## exp/harbor
Design DCIM, start of the top module:
module DCIM (
    input clk,
    input rst_n,
    input in_valid,
    input [127:0] in_data1,
    input [127:0] in_data2,
    input [127:0] in_data3,
    input [127:0] in_data4, 
    output reg out_valid,
    output reg [12:0] O1,
    output reg [12:0] O2,
    output reg [12:0] O3,
    output reg [12:0] O4
);
clock: 2.48 ns
lec_check: 0
abc_area: 1
cap_margin: 0
core_margin: 2
core_utilization: 72
cts_cluster_diameter: 346
cts_cluster_size: 15
gpl_routability_driven: 0
hold_slack_margin: 0.29
min_routing_layer: met1
place_density: 0.65
setup_slack_margin: -0.16
slew_margin: 40
run.sh (not shown) runs the stock make flow with config.mk's settings and CLKGATE_MAP_FILE=.
In exp/harbor the implementation ran to completion but is not tape-out ready, as the final checks report setup timing.
Edits applied to the flow inputs when going from exp/harbor to exp/onyx:
- MIN_ROUTING_LAYER removed (was met1)
- PLACE_DENSITY removed (was 0.65)
- CORE_UTILIZATION changed from 72 to 36
- HOLD_SLACK_MARGIN removed (was 0.29)
- ABC_AREA removed (was 1)
- CTS_CLUSTER_DIAMETER removed (was 346)
- GPL_ROUTABILITY_DRIVEN removed (was 0)
- CTS_CLUSTER_SIZE removed (was 15)
- SETUP_SLACK_MARGIN removed (was -0.16)
- SLEW_MARGIN changed from 40 to 20
- CAP_MARGIN changed from 0 to 20
- the clock period (ns, I/O delays scaled along) changed from 2.48 to 2.31
exp/onyx reached the final stage; the timing, DRC and antenna checks on its layout passed.
Share of cell area taken by flip-flops and latches, exp/onyx and exp/harbor, higher one = exp/onyx.
Comparing exp/onyx and exp/harbor, the lower setup slack is on exp/harbor.
Note that the pin count of the biggest net entering global routing recorded for exp/harbor amounts to 0.58 times the value seen in exp/onyx.
Minimum hold slack: exp/onyx vs exp/harbor down 0.14 ns
> inputs changed (exp/onyx -> exp/umber)
- an added PLACE_DENSITY_LB_ADDON of 0.01
- a change of CORE_UTILIZATION from 36 to 72
- an added SETUP_SLACK_MARGIN of 0.23
- an added ABC_AREA of 1
- an added CTS_CLUSTER_SIZE of 15
- a change of the clock period (ns, I/O delays scaled along) from 2.31 to 1.13
### Flow results
exp/umber against exp/onyx: final HPWL from detailed placement up about 13%; area of the mapped netlist picked up an extra 1.3%; instance area at placement now sits higher. Yosys cell count, exp/umber vs exp/onyx: up by more than 10%. As the logs show, exp/umber stopped at clock tree synthesis (4_1_cts) after a tool error, so it never reached the end of the flow. Compare exp/onyx and exp/umber | die area lower: exp/umber. Summary of exp/umber over exp/onyx: share of synthesized cell area in and-or and or-and compound cells fell 2.3 points; yosys-reported design area after synthesis shows an increase of about 1.3%; fraction of synthesized area in multiplexers went down. The die boundary height in exp/onyx is 1.4 times that in exp/umber.
Relative to exp/umber, the following input files were edited for exp/maple:
- HOLD_SLACK_MARGIN: unset -> 0.29
- ABC_AREA: 1 -> unset
- CTS_CLUSTER_SIZE: 15 -> 37
- PLACE_DENSITY_LB_ADDON: 0.01 -> unset
- CTS_CLUSTER_DIAMETER: unset -> 318
- SETUP_SLACK_MARGIN: 0.23 -> -0.15
- the clock period (ns, I/O delays scaled along): 1.13 -> 1.66
Results
Delta (exp/maple minus exp/umber): final estimated routing congestion in global placement picked up an extra about 0.64%; average footprint of a synthesized cell picked up an extra 1.3 um2. When exp/maple is measured against exp/umber, its summed standard-cell area reported by yosys turns out about 1.3% lower. The runs compared here, exp/maple and exp/umber, all ended either early or with open violations. Stage in which a tool error killed exp/maple: global routing (5_1_grt). The log for exp/umber ends in clock tree synthesis (4_1_cts) with error DPL-0038, so the run never completed. Of exp/maple and exp/umber, exp/maple shows the higher AND-OR/OR-AND share of the synthesized area, with exp/umber below it. In the metrics for exp/maple and exp/umber, the one carrying the higher pre-placement core utilization is exp/maple.
The following lists how exp/garnet was set up differently from exp/maple:
- swapping 72 for 40 in CORE_UTILIZATION
- clearing CTS_CLUSTER_DIAMETER, which used to be 318
- clearing CTS_CLUSTER_SIZE, which used to be 37
- clearing SETUP_SLACK_MARGIN, which used to be -0.15
- clearing HOLD_SLACK_MARGIN, which used to be 0.29
- swapping 1.66 for 2.4 in the clock period (ns, I/O delays scaled along)
==> results <==
Sort exp/maple and exp/garnet by total of cells resized after clock tree synthesis asc -> top: exp/garnet
Changes observed in exp/garnet relative to exp/maple: horizontal extent of the die moved up, cell count after synthesis level, count of hold buffers inserted by post-cts repair moved down, site row count moved up.
Compared to exp/maple, exp/garnet was floorplanned on a bigger die.
exp/garnet reached the final stage; the timing, DRC and antenna checks on its layout passed.
From exp/maple to exp/garnet, synthesized cell area did not move at all.
Delta(number of cells after detailed placement, exp/garnet - exp/maple) > 0
exp/garnet reports a lower total setup buffers inserted after CTS than exp/maple does.


Starting RTL as in the previous note.
// DCIM
module DCIM (
    input clk,
    input rst_n,
    input in_valid,
    input [127:0] in_data1,
    input [127:0] in_data2,
    input [127:0] in_data3,
    input [127:0] in_data4, 
    output reg out_valid,
    output reg [12:0] O1,
    output reg [12:0] O2,
    output reg [12:0] O3,
    output reg [12:0] O4
);
Settings: LEC_CHECK=0, ABC_AREA=0, CAP_MARGIN=20, CORE_MARGIN=2, CORE_UTILIZATION=70, CTS_CLUSTER_DIAMETER=372, CTS_CLUSTER_SIZE=37, GPL_ROUTABILITY_DRIVEN=0, HOLD_SLACK_MARGIN=0.29, MIN_ROUTING_LAYER=met1, PLACE_DENSITY=0.65, SETUP_SLACK_MARGIN=0.38, SLEW_MARGIN=15; clock period 1.35 ns.
The first run did not get past clock tree synthesis (4_1_cts) on DPL-0033.
==> next run, changes <==
- ABC_AREA: 0 -> 1
- CORE_UTILIZATION: 70 -> 65
- CTS_CLUSTER_DIAMETER: 372 -> default
- CTS_CLUSTER_SIZE: 37 -> 98
- GPL_ROUTABILITY_DRIVEN: 0 -> default
- HOLD_SLACK_MARGIN: 0.29 -> default
- MIN_ROUTING_LAYER: met1 -> default
- PLACE_DENSITY: 0.65 -> default
- SETUP_SLACK_MARGIN: 0.38 -> default
- SLEW_MARGIN: 15 -> 20
- clock period: 1.35 -> 1.21 ns (I/O delays scaled with it)
Result:
- Now the flow never finished: it broke off in global routing (5_1_grt)
- die area increases by a little under a tenth
- area after synthesis increases slightly
- synthesized cell count increases by roughly a tenth
==> next run, changes <==
- ABC_AREA: 1 -> default
- CORE_UTILIZATION: 65 -> 72
- CTS_CLUSTER_DIAMETER: default -> 318
- CTS_CLUSTER_SIZE: 98 -> 14
- SETUP_SLACK_MARGIN: default -> -0.13
- clock period: 1.21 -> 1.78 ns (I/O delays scaled with it)
=> This time the run produced a layout that fails on setup timing; die size decreases by roughly a tenth; area after synthesis decreases slightly; synthesized cell count decreases by roughly a tenth.


P:
DCIM again, from the RTL that the note above started with.
Settings: LEC_CHECK=0, ABC_AREA=1, CAP_MARGIN=20, CORE_MARGIN=2, CORE_UTILIZATION=72, CTS_CLUSTER_DIAMETER=374, CTS_CLUSTER_SIZE=98, PLACE_DENSITY=0.4, SLEW_MARGIN=20; clock period 1.21 ns.
P terminated abnormally: clock tree synthesis (4_1_cts) reported DPL-0038.
Modified inputs, Q compared to P
- removing PLACE_DENSITY (formerly 0.4)
- changing CTS_CLUSTER_SIZE from 98 to 37
- setting SETUP_SLACK_MARGIN to -0.13 for the first time
- changing CORE_UTILIZATION from 72 to 70
- removing CTS_CLUSTER_DIAMETER (formerly 374)
- removing ABC_AREA (formerly 1)
- changing the clock period (ns, I/O delays scaled along) from 1.21 to 1.78
==> comparison <==
Q completed end to end; final checks failed (setup timing).
P terminated abnormally: clock tree synthesis (4_1_cts) reported DPL-0038.
Against P, Q comes in 0.27 points higher on area share of fa/ha/maj cells after synthesis.
Changes observed in Q relative to P: simple-gate share of the synthesized area fell by 2.6 points, die area now larger, number of placed instances with taps included shows a reduction of 753, post-synthesis cell count from yosys decreased by 551 relative to the old numbers, core box area rose 1.7%.
Against P as the reference, Q delivers a lower placement-stage cell area.
For the chip area estimate from yosys synthesis, Q came in about 1.3% lower than P did.


## exp/amber
The RTL this note starts from:
==> flow/design.v <==
module DCIM (
    input clk,
    input rst_n,
    input in_valid,
    input [127:0] in_data1,
    input [127:0] in_data2,
    input [127:0] in_data3,
    input [127:0] in_data4, 
    output reg out_valid,
    output reg [12:0] O1,
    output reg [12:0] O2,
    output reg [12:0] O3,
    output reg [12:0] O4
);
reg [127:0] in_data1_dff, in_data2_dff, in_data3_dff, in_data4_dff;
always @(posedge clk) begin
    in_data1_dff <= in_data1;
    in_data2_dff <= in_data2;
    in_data3_dff <= in_data3;
    in_data4_dff <= in_data4;
end
reg in_valid_dff, in_valid_d2, in_valid_d3, in_valid_d4, in_valid_d5, in_valid_d6, in_valid_d7, in_valid_d8;
reg [1:0] cnt;
always @(posedge clk or negedge rst_n) begin
    if (!rst_n) begin
        in_valid_dff <= 1'b0;
        in_valid_d2 <= 1'b0;
        in_valid_d3 <= 1'b0;
        in_valid_d4 <= 1'b0;
        in_valid_d5 <= 1'b0;
        in_valid_d6 <= 1'b0;
        in_valid_d7 <= 1'b0;
        in_valid_d8 <= 1'b0;
    end
    else begin
        in_valid_dff <= in_valid;
        in_valid_d2 <= in_valid_dff;
        in_valid_d3 <= in_valid_d2;
        in_valid_d4 <= in_valid_d3;
        in_valid_d5 <= in_valid_d4;
        in_valid_d6 <= in_valid_d5;
        in_valid_d7 <= in_valid_d6;
        in_valid_d8 <= in_valid_d7;
    end
end
reg [4:0] sum1_1 [0:15], sum2_1 [0:15], sum3_1 [0:15], sum4_1 [0:15];
reg [5:0] sum1_2 [0:7], sum2_2 [0:7], sum3_2 [0:7], sum4_2 [0:7];
reg [6:0] sum1_3 [0:3], sum2_3 [0:3], sum3_3 [0:3], sum4_3 [0:3];
reg [7:0] sum1_4 [0:1], sum2_4 [0:1], sum3_4 [0:1], sum4_4 [0:1];
reg [8:0] sum1_5, sum2_5, sum3_5, sum4_5;
generate
    genvar i_1;
    for (i_1 = 0; i_1 < 16; i_1 = i_1 + 1) begin
        always @(posedge clk) begin
            sum1_1[i_1] <= in_data1_dff[127-i_1*8:124-i_1*8] + in_data1_dff[123-i_1*8:120-i_1*8];
            sum2_1[i_1] <= in_data2_dff[127-i_1*8:124-i_1*8] + in_data2_dff[123-i_1*8:120-i_1*8];
            sum3_1[i_1] <= in_data3_dff[127-i_1*8:124-i_1*8] + in_data3_dff[123-i_1*8:120-i_1*8];
            sum4_1[i_1] <= in_data4_dff[127-i_1*8:124-i_1*8] + in_data4_dff[123-i_1*8:120-i_1*8];
        end
    end
endgenerate
generate
    genvar i_2;
    for (i_2 = 0; i_2 < 8; i_2 = i_2 + 1) begin
        always @(posedge clk) begin
            sum1_2[i_2] <= sum1_1[i_2*2] + sum1_1[i_2*2+1];
            sum2_2[i_2] <= sum2_1[i_2*2] + sum2_1[i_2*2+1];
            sum3_2[i_2] <= sum3_1[i_2*2] + sum3_1[i_2*2+1];
            sum4_2[i_2] <= sum4_1[i_2*2] + sum4_1[i_2*2+1];
        end
    end
endgenerate
generate
    genvar i_3;
    for (i_3 = 0; i_3 < 4; i_3 = i_3 + 1) begin
        always @(posedge clk) begin
            sum1_3[i_3] <= sum1_2[i_3*2] + sum1_2[i_3*2+1];
            sum2_3[i_3] <= sum2_2[i_3*2] + sum2_2[i_3*2+1];
            sum3_3[i_3] <= sum3_2[i_3*2] + sum3_2[i_3*2+1];
            sum4_3[i_3] <= sum4_2[i_3*2] + sum4_2[i_3*2+1];
        end
    end
endgenerate
generate
    genvar i_4;
    for (i_4 = 0; i_4 < 2; i_4 = i_4 + 1) begin
        always @(posedge clk) begin
            sum1_4[i_4] <= sum1_3[i_4*2] + sum1_3[i_4*2+1];
            sum2_4[i_4] <= sum2_3[i_4*2] + sum2_3[i_4*2+1];
            sum3_4[i_4] <= sum3_3[i_4*2] + sum3_3[i_4*2+1];
            sum4_4[i_4] <= sum4_3[i_4*2] + sum4_3[i_4*2+1];
        end
    end
endgenerate
always @(posedge clk) begin
    sum1_5 <= sum1_4[0] + sum1_4[1];
    sum2_5 <= sum2_4[0] + sum2_4[1];
    sum3_5 <= sum3_4[0] + sum3_4[1];
    sum4_5 <= sum4_4[0] + sum4_4[1];
end
always @(posedge clk or negedge rst_n) begin
    if (!rst_n) begin
        cnt <= 2'd0;
    end
    else begin
        if (in_valid_d6) begin
            cnt <= cnt + 1;
        end
    end
end
reg [12:0] sum1, sum2, sum3, sum4;
always @(posedge clk or negedge rst_n) begin
    if (!rst_n) begin
        sum1 <= 13'b0;
        sum2 <= 13'b0;
        sum3 <= 13'b0;
        sum4 <= 13'b0;
    end
    else begin
        if (in_valid_d6) begin
            if (~|cnt) begin
                sum1 <= sum1_5;
                sum2 <= sum2_5;
                sum3 <= sum3_5;
                sum4 <= sum4_5;
            end else begin
                sum1 <= {sum1[11:0], 1'b0} + sum1_5;
                sum2 <= {sum2[11:0], 1'b0} + sum2_5;
                sum3 <= {sum3[11:0], 1'b0} + sum3_5;
                sum4 <= {sum4[11:0], 1'b0} + sum4_5;
            end
        end
    end
end
always @(posedge clk or negedge rst_n) begin
    if (!rst_n) begin
        O1 <= 13'b0;
        O2 <= 13'b0;
        O3 <= 13'b0;
        O4 <= 13'b0;
    end
    else begin
        if (in_valid_d7 & ~|cnt) begin
            O1 <= sum1;
            O2 <= sum2;
            O3 <= sum3;
            O4 <= sum4;
        end 
        else begin
            O1 <= 13'b0;
            O2 <= 13'b0;
            O3 <= 13'b0;
            O4 <= 13'b0;
        end
    end
end
always @(posedge clk or negedge rst_n) begin
    if (!rst_n) begin
        out_valid <= 1'b0;
    end
    else begin
        if (in_valid_d7 & ~|cnt) begin
            out_valid <= 1'b1;
        end
        else begin
            out_valid <= 1'b0;
        end
    end
end
endmodule
Settings: LEC_CHECK=0, ABC_AREA=0, CAP_MARGIN=20, CELL_PAD_IN_SITES_DETAIL_PLACEMENT=0, CELL_PAD_IN_SITES_GLOBAL_PLACEMENT=0, CORE_MARGIN=4, CORE_UTILIZATION=56, CTS_CLUSTER_SIZE=88, GPL_ROUTABILITY_DRIVEN=1, MAX_ROUTING_LAYER=met5, PLACE_DENSITY=0.84, SETUP_SLACK_MARGIN=0.61, SLEW_MARGIN=20, TNS_END_PERCENT=60; clock period 3.55 ns.
Relative to exp/amber, the following input files were edited for exp/delta:
Settings: removing MAX_ROUTING_LAYER (formerly met5); changing CORE_MARGIN from 4 to 2; changing CORE_UTILIZATION from 56 to 72; removing SETUP_SLACK_MARGIN (formerly 0.61); removing PLACE_DENSITY (formerly 0.84); removing CELL_PAD_IN_SITES_DETAIL_PLACEMENT (formerly 0); changing CTS_CLUSTER_SIZE from 88 to 10; removing GPL_ROUTABILITY_DRIVEN (formerly 1); removing CELL_PAD_IN_SITES_GLOBAL_PLACEMENT (formerly 0); removing TNS_END_PERCENT (formerly 60); changing ABC_AREA from 0 to 1; changing the clock period (ns, I/O delays scaled along) from 3.55 to 1.21.
Results
Looking at area of the mapped netlist, exp/delta sits 660 sq um above exp/amber. Post-synthesis cell type count (exp/amber / exp/delta): 1.6. exp/delta gives more post-synthesis cell count than exp/amber did. Instance area after placement (higher): exp/delta. For half-perimeter wire length of the detailed placement result, dividing the value from exp/amber by the value from exp/delta gives 0.859. exp/delta: aborted in clock tree synthesis (tool error). Number of placed instances, taps included was lower in the run labelled exp/amber. Delta (exp/delta minus exp/amber): average footprint of a synthesized cell moved down, die area moved down, worst setup slack after placement moved down.
Changes in exp/pepper relative to exp/delta:
Settings: HOLD_SLACK_MARGIN now -0.05, previously not set; CTS_CLUSTER_SIZE now 14, was 10; CTS_CLUSTER_DIAMETER now 315, previously not set; CORE_UTILIZATION now 70, was 72; ABC_AREA no longer set, was 1; the clock period (ns, I/O delays scaled along) now 1.95, was 1.21.
Results
- exp/delta: aborted in clock tree synthesis (tool error)
- The flow for exp/pepper finished, though final verification flagged setup timing.
- The post-synthesis share of cell area spent on full adders, half adders and majority gates number comes out higher for exp/pepper vs exp/delta.
- Core region area ended up 1.7% higher on exp/pepper than on exp/delta.
- Parity-gate share of the synthesized area counting xor and xnor cells sits higher in exp/pepper than in exp/delta.
Inputs modified between exp/pepper and exp/juniper:
Settings: CTS_CLUSTER_SIZE: 14 -> unset; CORE_UTILIZATION: 70 -> 40; TNS_END_PERCENT: unset -> 15; SLEW_MARGIN: 20 -> 0; CTS_CLUSTER_DIAMETER: 315 -> unset; MAX_ROUTING_LAYER: unset -> met4; HOLD_SLACK_MARGIN: -0.05 -> unset; the clock period (ns, I/O delays scaled along): 1.95 -> 2.4.
### Flow results
Taking exp/pepper as the reference, in exp/juniper die height saw an increase; final cell area excluding filler cells saw an increase; multi-input logic area saw a decrease. Part of the power in the clock network in exp/juniper vs exp/pepper: up 8.0 points. The highest attainable clock frequency in exp/juniper was lower than what exp/pepper gave. Between exp/juniper and exp/pepper, sequential share of layout area is lower for exp/juniper, exp/pepper comes in above that. Final worst-path setup slack on exp/juniper is ahead of exp/pepper. Having completed the whole flow, exp/juniper delivered a layout that passed the timing, DRC and antenna checks. Lower wire length was reported by exp/juniper, not exp/pepper. Comparing exp/juniper and exp/pepper, the lower detailed-routing wirelength on met1 was measured on exp/pepper. Count of clock-buffer cells in the layout, exp/juniper and exp/pepper: lower on exp/pepper. exp/juniper ended up with a higher flop-to-flop setup slack than exp/pepper did.
Power and IR drop assume default switching activity.
